==> v18 <==
// calc_didactic
module calc_didactic(
        clk,
        rst,
        mem_addr,
        mem_we,
        mem_wdata,
        mem_rdata
    );
export LEC_CHECK = 0
export CAP_MARGIN = 20
export CORE_MARGIN = 2
export CORE_UTILIZATION = 69
export CTS_CLUSTER_DIAMETER = 29
export MAX_ROUTING_LAYER = met4
export SETUP_SLACK_MARGIN = 0.21
export SLEW_MARGIN = 20
create_clock -name core_clock -period 6.43 [get_ports {clk}]
run.sh (not shown) runs the stock make flow with config.mk's settings and CLKGATE_MAP_FILE=.
==> v26 (differences from v18) <==
ABC_AREA = 1   (was unset)
CORE_UTILIZATION = 72   (was 69)
CTS_CLUSTER_DIAMETER = 205   (was 29)
CTS_CLUSTER_SIZE = 25   (was unset)
HOLD_SLACK_MARGIN = -0.09   (was unset)
MAX_ROUTING_LAYER = unset   (was met4)
PLACE_DENSITY_LB_ADDON = 0.05   (was unset)
SETUP_SLACK_MARGIN = unset   (was 0.21)
TNS_END_PERCENT = 5   (was unset)
==> flow/constraint.sdc (replaced) <==
create_clock -name core_clock -period 5.7 [get_ports {clk}]
set_input_delay 1.1400 -clock core_clock [delete_from_list [all_inputs] [get_ports {clk}]]
set_output_delay 1.1400 -clock core_clock [all_outputs]
set_load 0.01 [all_outputs]
==> v19 (differences from v18) <==
CORE_UTILIZATION = 57   (was 69)
CTS_CLUSTER_DIAMETER = unset   (was 29)
MAX_ROUTING_LAYER = unset   (was met4)
SETUP_SLACK_MARGIN = unset   (was 0.21)
==> flow/constraint.sdc (replaced) <==
create_clock -name core_clock -period 8.39 [get_ports {clk}]
set_input_delay 1.6780 -clock core_clock [delete_from_list [all_inputs] [get_ports {clk}]]
set_output_delay 1.6780 -clock core_clock [all_outputs]
set_load 0.01 [all_outputs]
==> v35 (differences from v18) <==
CAP_MARGIN = 10   (was 20)
CORE_UTILIZATION = 72   (was 69)
CTS_CLUSTER_DIAMETER = unset   (was 29)
MAX_ROUTING_LAYER = unset   (was met4)
SETUP_SLACK_MARGIN = 1.08   (was 0.21)
==> flow/constraint.sdc (replaced) <==
create_clock -name core_clock -period 8.16 [get_ports {clk}]
set_input_delay 1.6320 -clock core_clock [delete_from_list [all_inputs] [get_ports {clk}]]
set_output_delay 1.6320 -clock core_clock [all_outputs]
set_load 0.01 [all_outputs]
==> changes_impl.md <==
## Implementation

* Die x size at 158.5 um
* H-tree Lvls at 2
* Top comb family, area: AND-OR/OR-AND gates
* Multiplexer area fraction after synthesis at 3.311%
* GR Util met3 at 56.70%
* GP Congestion at 1.076
* Distinct lib cells at 115
* Floorplan row count at 56
* Yosys cell count at 1,833
* First Err: [ERROR GRT-0232] Routing congestion too high. Check the congestion heatmap in the GUI.
* Ao+oa area frac at 22.46%
* Core Region at 0.02347 sq mm
* Yosys xor share at 2.384%
* Run status: stopped before the end
* Step where the flow halted: 5_1_grt
* Grt total ovfl at just over 80
* Total GRT Usage at approximately 75%
* FP Util at 70.20%
* Syn Nets at approximately 2,000
That was v18.
==> changes_impl.md <==
## Implementation

* Run status: complete, but fails checks
* Fail Reasons: setup timing
* Setup Viol. Count Final at 4
* Yosys xor share at 0.9484%
* Core Region at 0.02264 sq mm
* GR Util met3 at 12.78%
* Distinct lib cells at 68
* Floorplan row count at ~55
* H-tree Lvls at 1
* Syn Nets at ~2,400
* Total GRT Usage at 46.51%
* Worst setup margin at -0.1551 ns
* Multiplexer area fraction after synthesis at 0%
That was v26.
==> changes_impl.md <==
## Implementation

* Syn Nets at 1,953
* Yosys xor share at around 2.4%
* Distinct lib cells at about 120
* Yosys cell count at 1,833
* GR Util met3 at 6.780%
* Run status: no timing/DRC/antenna violations
* Die x size at around 170 um
* FP Util at a little under 60%
* Core Region at 0.02855 sq mm
* Top comb family, area: AND-OR/OR-AND gates
That was v19.
==> changes_impl.md <==
## Implementation

* Run status: stopped before the end
* Step where the flow halted: 5_1_grt
* First Err: [ERROR GRT-0232] Routing congestion too high. Check the congestion heatmap in the GUI.
* Die x size at 155.3 um
* Yosys xor share at ~2.4%
* Grt total ovfl at 4
* Ao+oa area frac at 22.46%
* FP Util at 73.00%
* GP Congestion at 1.064
* Syn Nets at approximately 2,000
* GR Util met3 at 62.03%
* Distinct lib cells at ~120
* Top comb family, area: AND-OR/OR-AND gates
* Yosys cell count at 1,833
* Multiplexer area fraction after synthesis at under 10%
That was v35.

* * *

==> v25: inputs <==
calc_didactic again, from the RTL that the note above started with.
==> flow/config.mk <==
export PLATFORM = sky130hd
export DESIGN_NAME = calc_didactic
export DESIGN_NICKNAME = calc_didactic
export VERILOG_FILES = /design/flow/design.v
export SDC_FILE = /design/flow/constraint.sdc
export NUM_CORES = 4
export LEC_CHECK = 0
export ABC_AREA = 1
export CAP_MARGIN = 20
export CORE_MARGIN = 2
export CORE_UTILIZATION = 72
export CTS_CLUSTER_DIAMETER = 57
export CTS_CLUSTER_SIZE = 72
export MAX_ROUTING_LAYER = met4
export PLACE_DENSITY_LB_ADDON = 0.19
export SETUP_SLACK_MARGIN = 0.63
export SLEW_MARGIN = 20
==> flow/constraint.sdc <==
create_clock -name core_clock -period 5.55 [get_ports {clk}]
set_input_delay 1.1100 -clock core_clock [delete_from_list [all_inputs] [get_ports {clk}]]
set_output_delay 1.1100 -clock core_clock [all_outputs]
set_load 0.01 [all_outputs]
==> v4 (differences from v25) <==
==> flow/config.mk (replaced) <==
export PLATFORM = sky130hd
export DESIGN_NAME = calc_didactic
export DESIGN_NICKNAME = calc_didactic
export VERILOG_FILES = /design/flow/design.v
export SDC_FILE = /design/flow/constraint.sdc
export NUM_CORES = 4
export LEC_CHECK = 0
export ABC_AREA = 1
export CAP_MARGIN = 20
export CELL_PAD_IN_SITES_DETAIL_PLACEMENT = 1
export CORE_ASPECT_RATIO = 1.57
export CORE_MARGIN = 7
export CORE_UTILIZATION = 43
export CTS_CLUSTER_DIAMETER = 395
export MAX_ROUTING_LAYER = met4
export MIN_ROUTING_LAYER = met1
export PLACE_DENSITY = 0.65
export SLEW_MARGIN = 20
==> flow/constraint.sdc (replaced) <==
create_clock -name core_clock -period 5.63 [get_ports {clk}]
set_input_delay 1.1260 -clock core_clock [delete_from_list [all_inputs] [get_ports {clk}]]
set_output_delay 1.1260 -clock core_clock [all_outputs]
set_load 0.01 [all_outputs]
==> summary of the runs <==
- v25 stopped in global routing (5_1_grt). v4 completed and failed the layout checks on negative setup slack.
- Die area: v4 is higher than v25 (83%).
- In synthesized cell count, v4 and v25 do not differ.
- Area after synthesis is the same in v4 and v25.

* * *

==> run a: inputs <==
Starting RTL as in the previous note.
clock: 5.57 ns
lec_check: 0
abc_area: 1
cap_margin: 5
cell_pad_in_sites_detail_placement: 0
cell_pad_in_sites_global_placement: 3
core_aspect_ratio: 1.05
core_margin: 9
core_utilization: 51
cts_cluster_size: 45
max_routing_layer: met4
place_density_lb_addon: 0.12
setup_slack_margin: 0.91
slew_margin: 35
tns_end_percent: 70
==> run b (differences from run a) <==
==> flow/config.mk (replaced) <==
export PLATFORM = sky130hd
export DESIGN_NAME = calc_didactic
export DESIGN_NICKNAME = calc_didactic
export VERILOG_FILES = /design/flow/design.v
export SDC_FILE = /design/flow/constraint.sdc
export NUM_CORES = 4
export LEC_CHECK = 0
export CAP_MARGIN = 20
export CORE_MARGIN = 2
export CORE_UTILIZATION = 71
export CTS_CLUSTER_SIZE = 37
export SETUP_SLACK_MARGIN = 0.7
export SLEW_MARGIN = 20
==> flow/constraint.sdc (replaced) <==
create_clock -name core_clock -period 5.2 [get_ports {clk}]
set_input_delay 1.0400 -clock core_clock [delete_from_list [all_inputs] [get_ports {clk}]]
set_output_delay 1.0400 -clock core_clock [all_outputs]
set_load 0.01 [all_outputs]
==> results <==
| item | run b | run a |
|---|---|---|
| Run status | aborted with a tool error | aborted with a tool error |
| Failing step | global routing | global placement without I/O |
| Sequential-to-total area share from yosys stat | 37.6% | 37.3% |
| Synthesized chip area reported by yosys | 16500 um2 | 16600 um2 |
| Floorplan core density | 72.6% | 51.9% |
| Yosys top cell area share | 25.7% | 25.5% |
| Area fraction in mux cells | 3.31% | 0% |
| Average footprint of a synthesized cell | 8.99 um2 | 7.41 um2 |
| Post-Synth Adder-Cell Area | 8.02% | 7.95% |
| Floorplan Nets | 1953 | 2363 |
| Distinct cell type count of the synthesized netlist | 115 | 68 |
| Cell area after synthesis | 16500 um2 | 16600 um2 |
| XOR/XNOR share of the synthesized area | 2.38% | 0.948% |
| Area inside the core boundary | 22700 um2 | 32000 um2 |
| Number of standard cells reported by yosys | 1833 | 2243 |
| AND-OR/OR-AND Cells, Area Fraction | 22.5% | 16.0% |
| Horizontal extent of the die | 156 um | 194 um |
| Basic Gates by Area | 20.5% | 27.6% |
| Chip height | 156 um | 203 um |
| Row Count | 55 | 67 |
| Die outline area | 24400 um2 | 39400 um2 |
| Number of standard cells after synthesis | 1833 | 2243 |

* * *

==> inputs of v30 <==
Starting RTL as in the previous note.
==> flow/config.mk <==
export PLATFORM = sky130hd
export DESIGN_NAME = calc_didactic
export DESIGN_NICKNAME = calc_didactic
export VERILOG_FILES = /design/flow/design.v
export SDC_FILE = /design/flow/constraint.sdc
export NUM_CORES = 4
export LEC_CHECK = 0
export ABC_AREA = 1
export CAP_MARGIN = 20
export CORE_MARGIN = 2
export CORE_UTILIZATION = 72
export CTS_CLUSTER_DIAMETER = 57
export CTS_CLUSTER_SIZE = 72
export PLACE_DENSITY_LB_ADDON = 0.19
export SLEW_MARGIN = 20
==> flow/constraint.sdc <==
create_clock -name core_clock -period 5.55 [get_ports {clk}]
set_input_delay 1.1100 -clock core_clock [delete_from_list [all_inputs] [get_ports {clk}]]
set_output_delay 1.1100 -clock core_clock [all_outputs]
set_load 0.01 [all_outputs]
==> inputs of v31, as changes to v30 <==
==> flow/config.mk (replaced) <==
export PLATFORM = sky130hd
export DESIGN_NAME = calc_didactic
export DESIGN_NICKNAME = calc_didactic
export VERILOG_FILES = /design/flow/design.v
export SDC_FILE = /design/flow/constraint.sdc
export NUM_CORES = 4
export LEC_CHECK = 0
export CAP_MARGIN = 20
export CORE_MARGIN = 2
export CORE_UTILIZATION = 40
export SLEW_MARGIN = 20
==> flow/constraint.sdc (replaced) <==
create_clock -name core_clock -period 9.71 [get_ports {clk}]
set_input_delay 1.9420 -clock core_clock [delete_from_list [all_inputs] [get_ports {clk}]]
set_output_delay 1.9420 -clock core_clock [all_outputs]
set_load 0.01 [all_outputs]
==> inputs of v22, as changes to v30 <==
==> flow/config.mk (replaced) <==
export PLATFORM = sky130hd
export DESIGN_NAME = calc_didactic
export DESIGN_NICKNAME = calc_didactic
export VERILOG_FILES = /design/flow/design.v
export SDC_FILE = /design/flow/constraint.sdc
export NUM_CORES = 4
export LEC_CHECK = 0
export CAP_MARGIN = 20
export CORE_MARGIN = 2
export CORE_UTILIZATION = 40
export SLEW_MARGIN = 20
==> flow/constraint.sdc (replaced) <==
create_clock -name core_clock -period 10.0 [get_ports {clk}]
set_input_delay 2.0000 -clock core_clock [delete_from_list [all_inputs] [get_ports {clk}]]
set_output_delay 2.0000 -clock core_clock [all_outputs]
set_load 0.01 [all_outputs]
==> comparison <==
Die area: v30 is lower than v31 (43%). Against v22, the area after synthesis of v30 is larger by 0.88%. The lowest cell count belongs to v31, the highest to v30. In v22 the global-route usage is lower than in v30, by 23 points. Via count: v30 > v31 > v22. In sequential cell count, v22 and v31 do not differ. Sequential share of layout area: v31 > v22 > v30. v31 went through all stages and came out clean. v22 went through all stages and came out clean. v30 ran to the end with violations: setup timing. Register-to-register slack: v22 > v31 > v30. In v31 the count of clock-buffer cells in the layout is higher than in v22, by 2. The lowest worst hold slack belongs to v31, the highest to v30.
==> figures <==
| quantity | v22 | v31 | v30 |
|---|---|---|---|
| Sequential fraction of the synthesis area | 37.6% | 37.6% | 37.3% |
| Die extent in x | 207 um | 207 um | 156 um |
| Clock network area share | 4.52% | 4.78% | 3.41% |
| Synthesized-area fraction occupied by ao, oa, aoi and oai cells | 22.5% | 22.5% | 16.0% |
| Synthesized area divided by synthesized cell count | 8.99 um^2 | 8.99 um^2 | 7.41 um^2 |
| Sequential Power Share | 46.8% | 46.0% | 52.1% |
| Netlist cell types | 115 | 115 | 68 |
| Clock buf count | 31 | 33 | 21 |
| Sequential power | 0.00108 W | 0.00112 W | 0.00190 W |
| Fill count | 3985 | 3937 | 1055 |
| Cell with the largest stage delay on the worst path | sky130_fd_sc_hd__or4_1 | sky130_fd_sc_hd__a2111oi_0 | sky130_fd_sc_hd__nor4_1 |
| Post-Syn Nets | 1953 | 1953 | 2363 |
| Clock transition at the registers of the reported paths | 70 ps | 70 ps | 90 ps |
| Metal1 wirelength | 23800 um | 24700 um | 21000 um |
| Clock group total power | 0.000941 W | 0.00102 W | 0.00150 W |
| R2R Setup Slk | 2820 ps | 2570 ps | 130 ps |
| Grt met3 use | 5.82% | 3.81% | 17.1% |
| Run status | no timing/DRC/antenna violations | no timing/DRC/antenna violations | complete, but fails checks |
| Reasons for failing layout checks | - | - | setup timing |
| Worst-margin pin slew | 1050 ps | 1050 ps | 1230 ps |
| Area occupied by multi-input gates | 9420 um^2 | 9420 um^2 | 9540 um^2 |
| Final-layout setup total negative slack | 0 ps | 0 ps | -1540 ps |
| Critical path fanouts, max | 27 | 20 | 7 |
Power is estimated from default activity; no workload was simulated.
